==> maple <==
==> flow/design.v <==
`timescale 1ns / 1ps
module debounce(pb_debounced, pb, clk);
    output pb_debounced;
    input pb;
    input clk;
    reg [3:0] DFF;
    always @(posedge clk) begin
        DFF[3:1] <= DFF[2:0];
        DFF[0] <= pb;
    end
    assign pb_debounced = (DFF == 4'b1111) ? 1'b1 : 1'b0;
endmodule
module button(clk, btn, rst_n);
    input clk;
    input btn;
    output reg rst_n;
    always @(posedge clk) begin
        rst_n <= ~btn;
    end
endmodule
module one_pulse(clk, signal, op);
    input clk;
    input signal;
    output reg op;
    reg delay;
    always @(posedge clk) begin
        if (signal == 1'b1 && delay == 1'b0)
            op <= 1'b1;
        else
            op <= 1'b0;
        delay <= signal;
    end
endmodule
`timescale 1ns / 1ps
module clock_divider(
    input clk,
    input rst_n,
    input [31:0] num,
    output reg clk_div
    );
    reg [31:0] count;
    wire enough;
    assign enough = count >= num - 32'd1;
    always @(posedge clk) begin
        if (~rst_n || !enough) begin
            clk_div <= 1'b0;
        end else begin            
            clk_div <= 1'b1;
        end
        if (~rst_n || enough) begin
            count <= 32'd0;
        end else begin            
            count <= count + 32'd1;
        end
    end
endmodule
`timescale 1ns / 1ps
module pulse_wave_gen(
    input clk,
    input rst,
    input sample_tick,
    input [15:0]wave_length,  
    input [6:0]amplitude,
    input [5:0] duty,
    output [7:0]out
    );
    wire [15:0] high_length;
    wire [15:0] low_length;
    assign high_length = (wave_length * duty) >> 6;
    assign low_length = wave_length - high_length;
    wire state_transition;
    reg state;
    reg [15:0]sample_count;
    parameter up = 1'b0;
    parameter down = 1'b1;
    always @(posedge clk) begin
        if (state_transition || ~rst) begin
            sample_count <= 16'd0;
        end else begin
            if (sample_tick) 
                sample_count <= sample_count + 16'd1;
            else
                sample_count <= sample_count;
        end
        if (~rst) begin
            state <= up;
        end else begin
            if (state_transition)
                state <= ~state;
            else
                state <= state;
        end
    end
    assign state_transition = (sample_count >= high_length && state == up) || (sample_count >= low_length && state == down);
    assign out = (state == down)? (8'd127 - amplitude) : (8'd127 + amplitude);
endmodule
`timescale 1ns / 1ps
module triangle_wave_gen(
    input clk,
    input rst,
    input sample_tick,
    input [15:0]wave_length,  
    input [6:0]amplitude,
    output [7:0]out
    );
    wire [15:0] first_half_length;
    wire [15:0] second_half_length;
    assign first_half_length = wave_length >> 1;
    assign second_half_length = wave_length - first_half_length;
    wire state_transition;
    reg state;
    reg [15:0]sample_count;
    parameter up = 1'b0;
    parameter down = 1'b1;
    always @(posedge clk) begin
        if (state_transition || ~rst) begin
            sample_count <= 16'd0;
        end else begin
            if (sample_tick) 
                sample_count <= sample_count + 16'd1;
            else
                sample_count <= sample_count;
        end
        if (~rst) begin
            state <= up;
        end else begin
            if (state_transition)
                state <= ~state;
            else
                state <= state;
        end
    end
    assign state_transition = (sample_count >= first_half_length && state == up) || (sample_count >= second_half_length && state == down);
    assign out = (state == up)? (sample_count * amplitude * 2 / first_half_length) + (8'd127 - amplitude) : ((second_half_length - sample_count)* amplitude * 2 / second_half_length) + (8'd127 - amplitude);
endmodule
`timescale 1ns / 1ps
module AD_envelope_gen(
    input clk,
    input rst,
    input sample_tick,
    input [15:0]attack_time,
    input [15:0]decay_time,
    input [6:0] amplitude,
    input note_pressed,
    output [7:0]envelope
    );
    wire note_start;
    one_pulse op1(clk, note_pressed, note_start);
    wire state_transition;
    reg [15:0] sample_count;
    reg [1:0] state;
    wire [1:0] next_state;
    parameter attack = 2'd0;
    parameter decay = 2'd1;
    parameter idle = 2'd2;
    assign state_transition = (sample_count >= attack_time && state == attack) || (sample_count >= decay_time && state == decay) || note_start;
    assign next_state = note_start ? attack : (state + 2'd1);
    always @(posedge clk) begin
        if (~rst) begin
            state <= idle;
        end else begin
            if (state_transition)
                state <= next_state;
            else
                state <= state;
        end
        if (~rst || state_transition) begin
            sample_count <= 16'd0;
        end else begin
            if (sample_tick) begin
                sample_count <= sample_count + 16'd1;
            end else begin
                sample_count <= sample_count;
            end
        end
    end
    reg [11:0] ve;
    always @(posedge clk) begin
        if (~rst) begin
            ve <= 8'd0;
        end else begin
            if (sample_tick) begin
                if (state == attack)
                    ve <= amplitude * sample_count / attack_time;
                else if (state == decay)
                    ve <= amplitude * (decay_time - sample_count) / decay_time;
                else
                    ve <= 8'd0;
            end else begin
                ve <= ve;
            end
        end
    end
    assign envelope = ve > 8'd255 ? 8'd255 : ve[7:0];
endmodule
`timescale 1ns / 1ps
module noise_gen(
    input clk,
    input rst,
    input clk_div,
    input [6:0] amplitude,
    output [7:0] out
    );
    reg [7:0] noise;
    always @(posedge clk) begin
        if (~rst) begin
            noise <= 8'd27;
        end else begin
            if (clk_div) begin
                noise[7] <= noise[6];
                noise[6] <= noise[5];
                noise[5] <= noise[4];
                noise[4] <= noise[3];
                noise[3] <= noise[2];
                noise[2] <= noise[1];
                noise[1] <= noise[0];
                noise[0] <= noise[3] ^ noise[7];
            end else begin
                noise <= noise;
            end
        end
    end
    assign out = ((noise * amplitude) / 16'd127) + 8'd127 - amplitude;
endmodule
`timescale 1ns / 1ps
module mixer(
    input clk,
    input rst,
    input sample_tick,
    input [7:0] in0,
    input [7:0] in1,
    input [7:0] in2,
    input [7:0] in3,
    output reg [7:0] out
    );
    reg [9:0] mixed_value;
    wire [7:0] next_value;
    wire [9:0] sum;
    assign sum = ((in0 + in1) + (in2 + in3));
    always @(posedge clk) begin
        if (~rst) begin
            mixed_value <= 10'd0;
            out <= 8'd127;
        end else begin
            mixed_value <= (sum > 10'd381)? sum - 10'd381 : 10'd0;
            out <= sample_tick ? next_value : out;
        end
    end
    assign next_value = (mixed_value > 10'd255)? 8'd255 : mixed_value[7:0];    
endmodule
`timescale 1ns / 1ps
module PWM_gen (
    input clk,
    input rst,
    input [7:0] duty,
    output reg PWM
);
reg [7:0] count;
always @(posedge clk) begin
    if (~rst) begin
        count <= 8'd0;
        PWM <= 1'b0;
    end else begin
        count <= count + 8'd1;
        if(count < duty)
            PWM <= 1'b1;
        else
            PWM <= 1'b0;
    end
end
endmodule
`timescale 1ns / 1ps
module synth_top(
    input clk,
    input rst,
    input btnL,
    input [15:0] sw,
    output [3:0] led,
	output pmod_1,	 
	output pmod_2,	 
	output pmod_4	 
    );
    wire trigger_noise;
    debounce dn(trigger_noise, btnL, clk);
    assign led = sw[3:0];
    assign pmod_2 = 1'd1;	 
    assign pmod_4 = 1'd1;	 
    wire sample_tick;
    wire noise_tick;
    wire rst_n;
    button br(clk, rst, rst_n);
    clock_divider cd(
        clk,
        rst_n,
        16'd1024,
        sample_tick
    );
    clock_divider cdn(
        clk,
        rst_n,
        {16'd0, 16'b1110_1110_0110_0001},
        noise_tick
    );
    wire wnotecd, wnotecd2;
    clock_divider cdnote(
        clk,
        rst_n,
        32'd250_000,
        wnotecd
    );
    clock_divider cdnote2(
        clk,
        rst_n,
        32'd125_000,
        wnotecd2
    );
    reg [15:0] pulse1_wave_len;
    reg [15:0] pulse2_wave_len;
    reg [15:0] tri_wave_len;
    parameter [0:31] score_amp1 = 32'b1111_1111_1111_1111_0000_0000_0000_0000;
    parameter [0:31] score_amp2 = 32'b1000_0010_1000_0000_0000_0000_0000_0000;
    reg [4:0] score_ptr;
    always @(posedge clk) begin
        if (score_ptr == 5'd0) begin
            pulse2_wave_len <= 16'd148;
        end else begin
            pulse2_wave_len <= 16'd187;
        end
        if (~rst_n) begin
            tri_wave_len <= 16'd1493;
        end else begin
            if (wnotecd) begin
                if (tri_wave_len == 16'd747) begin
                    tri_wave_len <= 16'd1493;
                end else begin
                    tri_wave_len <= 16'd747;
                end
            end else begin
                tri_wave_len <= tri_wave_len;
            end
        end
        if (~rst_n) begin
            pulse1_wave_len <= 16'd373;
        end else begin
            if (wnotecd2) begin
                if (pulse1_wave_len == 16'd373) begin
                    pulse1_wave_len <= 16'd333;
                end else if (pulse1_wave_len == 16'd333) begin
                    pulse1_wave_len <= 16'd296;
                end else if (pulse1_wave_len == 16'd296) begin
                    pulse1_wave_len <= 16'd249;
                end else begin
                    pulse1_wave_len <= 16'd373;
                end
            end else begin
                pulse1_wave_len <= pulse1_wave_len;
            end
        end
        if (~rst_n) begin
            score_ptr <= 5'd0;
        end else begin
            if (wnotecd2) begin
                score_ptr <= score_ptr + 5'd1;
            end else begin
                score_ptr <= score_ptr;
            end
        end
    end
    wire [7:0] pulse1_out;
    wire [7:0] pulse2_out;
    wire [7:0] triangle_out;
    wire [7:0] noise_out;
    wire [7:0] mixer_out;
    pulse_wave_gen pwg1(
        .clk(clk),
        .rst(rst_n),
        .sample_tick(sample_tick),
        .wave_length(pulse1_wave_len),  
        .amplitude(7'd7 * score_amp1[score_ptr]),
        .duty(31),
        .out(pulse1_out)
    );
    pulse_wave_gen pwg2(
        .clk(clk),
        .rst(rst_n),
        .sample_tick(sample_tick),
        .wave_length(pulse2_wave_len),  
        .amplitude(7'd15 * score_amp2[score_ptr]),
        .duty(8),
        .out(pulse2_out)
    );
    triangle_wave_gen twg(
        .clk(clk),
        .rst(rst_n),
        .sample_tick(sample_tick),
        .wave_length(tri_wave_len),  
        .amplitude(127),
        .out(triangle_out)
    );
    wire [7:0] noise_envelope;
    AD_envelope_gen noise_ad(
    .clk(clk),
    .rst(rst_n),
    .sample_tick(sample_tick),
    .attack_time(200),
    .decay_time(5000),
    .amplitude(127),
    .note_pressed(trigger_noise),
    .envelope(noise_envelope)
    );
    noise_gen ng(
        .clk(clk),
        .rst(rst_n),
        .clk_div(noise_tick),
        .amplitude(noise_envelope),
        .out(noise_out)
    );
    reg [7:0] pulse1;
    reg [7:0] pulse2;
    reg [7:0] triangle;
    reg [7:0] noise;
    always @(posedge clk) begin
        if (sw[3])
            pulse1 <= pulse1_out;
        else
            pulse1 <= 8'd127;
        if (sw[2])
            pulse2 <= pulse2_out;
        else
            pulse2 <= 8'd127;
        if (sw[1])
            triangle <= triangle_out;
        else
            triangle <= 8'd127;
        if (sw[0])
            noise <= noise_out;
        else
            noise <= 8'd127;
    end
    mixer mx(
        .clk(clk),
        .rst(rst_n),
        .sample_tick(sample_tick),
        .in0(pulse1),
        .in1(pulse2),
        .in2(triangle),
        .in3(noise),
        .out(mixer_out)
    );
    PWM_gen audio_out(
        .clk(clk),
        .rst(rst_n),
        .duty(mixer_out),
        .PWM(pmod_1)
    );
endmodule
==> flow/run.sh <==
#!/bin/bash
# the make line also repeats each setting of config.mk as NAME=value (left out here)
make -C /OpenROAD-flow-scripts/flow DESIGN_CONFIG=/design/flow/config.mk WORK_HOME=/design/flow/orfs CLKGATE_MAP_FILE= finish
==> flow/config.mk <==
export PLATFORM = sky130hd
export DESIGN_NAME = synth_top
export DESIGN_NICKNAME = synth_top
export VERILOG_FILES = /design/flow/design.v
export SDC_FILE = /design/flow/constraint.sdc
export NUM_CORES = 4
export LEC_CHECK = 0
export ABC_AREA = 1
export CAP_MARGIN = 0
export CORE_MARGIN = 2
export CORE_UTILIZATION = 70
export CTS_CLUSTER_DIAMETER = 235
export CTS_CLUSTER_SIZE = 34
export GPL_ROUTABILITY_DRIVEN = 1
export SETUP_SLACK_MARGIN = 5.0
export SLEW_MARGIN = 20
==> flow/constraint.sdc <==
create_clock -name core_clock -period 71.5 [get_ports {clk}]
set_input_delay 14.3000 -clock core_clock [delete_from_list [all_inputs] [get_ports {clk}]]
set_output_delay 14.3000 -clock core_clock [all_outputs]
set_load 0.01 [all_outputs]
==> inputs of willow, as changes to maple <==
Settings changed: ABC_AREA 1 to unset, CAP_MARGIN 0 to 40, CORE_UTILIZATION 70 to 44, CTS_CLUSTER_DIAMETER 235 to 83, CTS_CLUSTER_SIZE 34 to unset, GPL_ROUTABILITY_DRIVEN 1 to 0, GPL_TIMING_DRIVEN set to 0, PLACE_DENSITY set to 0.37.
==> flow/constraint.sdc (replaced) <==
create_clock -name core_clock -period 52.9 [get_ports {clk}]
set_input_delay 10.5800 -clock core_clock [delete_from_list [all_inputs] [get_ports {clk}]]
set_output_delay 10.5800 -clock core_clock [all_outputs]
set_load 0.01 [all_outputs]
==> run_results.csv <==
group,metric,value,unit
run_status,status,"did not finish",
run_status,failing_step,"global routing (5_1_grt)",
run_status,tool.error,"[ERROR GRT-0116] Global routing finished with congestion. Check the congestion regions in the DRC Viewer.",
clock_tree,cts_inserted_buffers,12,
place,hpwl,123,mm
floorplan,core_util_floorplan,70.5,%
synthesis,ys_top_cells_by_count,"sky130_fd_sc_hd__nand2_1, sky130_fd_sc_hd__inv_1, sky130_fd_sc_hd__ha_1",
The numbers above come from maple.

==> run_results.csv <==
group,metric,value,unit
run_status,status,"complete, but fails checks",
run_status,check.faults,"negative setup slack",
layout,fin_cells,8543,
critical_path,instance_count_on_the_critical_path,481,
place,preCtsSetupSlack,-48.55,ns
synthesis,ys_top_cells_by_count,"sky130_fd_sc_hd__ha_1, sky130_fd_sc_hd__nand2_1, sky130_fd_sc_hd__nor2_1",
floorplan,core_util_floorplan,44.2,%
timing,setup_viol_count_final,8,
place,hpwl,116,mm
floorplan,overall_die_height,345,um
timing,fin_ws,-39.74,ns
layout,final_area,62100,sq um
clock_tree,cts_inserted_buffers,30,
The numbers above come from willow.


* * *

==> run a <==
// synth_top: RTL as listed in full above, without the edits since
clock: 52.9 ns
lec_check: 0
cap_margin: 40
core_margin: 2
core_utilization: 44
cts_cluster_diameter: 383
gpl_routability_driven: 0
setup_slack_margin: 5.0
slew_margin: 20
run.sh (not shown) runs the stock make flow with config.mk's settings and CLKGATE_MAP_FILE=.
==> run b: changes against run a <==
- CAP_MARGIN: 40 -> 20
- CORE_UTILIZATION: 44 -> 40
- CTS_CLUSTER_DIAMETER: 383 -> 138
- GPL_ROUTABILITY_DRIVEN: 0 -> unset
- PLACE_DENSITY_LB_ADDON: unset -> 0.26
- SETUP_SLACK_MARGIN: 5.0 -> unset
==> flow/constraint.sdc (replaced) <==
create_clock -name core_clock -period 100.0 [get_ports {clk}]
set_input_delay 20.0000 -clock core_clock [delete_from_list [all_inputs] [get_ports {clk}]]
set_output_delay 20.0000 -clock core_clock [all_outputs]
set_load 0.01 [all_outputs]
==> notes.md <==
impl run done, here's what came out: status=finished clean, Die Area=131000 um^2, Layout area overhead=10.9%, Setup WS pre-CTS=0.371 ns
the above is filed under run b

==> notes.md <==
impl run done, here's what came out: Layout area overhead=41.6%, layout check fault list=negative setup slack, PnR worst setup slack=-30.55 ns, status=failed layout checks, Setup Viol. Count Final=8
the above is filed under run a


* * *

==> wip/cedar <==
Starts from the design.v that is shown in full above.
Settings: LEC_CHECK=0, ABC_AREA=1, CAP_MARGIN=0, CORE_MARGIN=2, CORE_UTILIZATION=70, CTS_CLUSTER_DIAMETER=383, CTS_CLUSTER_SIZE=34, GPL_ROUTABILITY_DRIVEN=1, PLACE_DENSITY=0.64, SLEW_MARGIN=20; clock period 69.3 ns.
==> inputs of wip/garnet, as changes to wip/cedar <==
==> flow/config.mk (replaced) <==
export PLATFORM = sky130hd
export DESIGN_NAME = synth_top
export DESIGN_NICKNAME = synth_top
export VERILOG_FILES = /design/flow/design.v
export SDC_FILE = /design/flow/constraint.sdc
export NUM_CORES = 4
export LEC_CHECK = 0
export ABC_AREA = 1
export CAP_MARGIN = 20
export CORE_MARGIN = 2
export CORE_UTILIZATION = 72
export SLEW_MARGIN = 20
==> flow/constraint.sdc (replaced) <==
create_clock -name core_clock -period 123.0 [get_ports {clk}]
set_input_delay 24.6000 -clock core_clock [delete_from_list [all_inputs] [get_ports {clk}]]
set_output_delay 24.6000 -clock core_clock [all_outputs]
set_load 0.01 [all_outputs]
==> notes.md <==
Notes from the flow run.

GRT:
- The run puts the aggregate global-route resource usage at between 30 and 40%.
- The run puts the leftover overflow at the end of global routing at 0.
- The run gives the met2 track utilization from global routing as a little over half.

Clock network:
- The run puts the count of buffers added by post-CTS timing repair for setup at 0.

Status:
- The flow ran to the end and the layout has no timing, DRC or antenna violations.

Die:
- Per the OpenROAD floorplan log, the area of the core is around 73,000 µm².
the above is filed under wip/garnet

==> notes.md <==
Notes from the flow run.

Status:
- The stage where the run came to a stop is 5_1_grt.
- The first error in the log reads "[ERROR GRT-0116] Global routing finished with congestion. Check the congestion regions in the DRC Viewer".
- The flow did not finish.

Clock network:
- The run gives the count of buffers added by post-CTS timing repair for setup as 431.

GRT:
- The global route stage reports its total congestion overflow as roughly 1.2k.

Die:
- The run gives the floorplan core area as ~76,000 µm².
the above is filed under wip/cedar

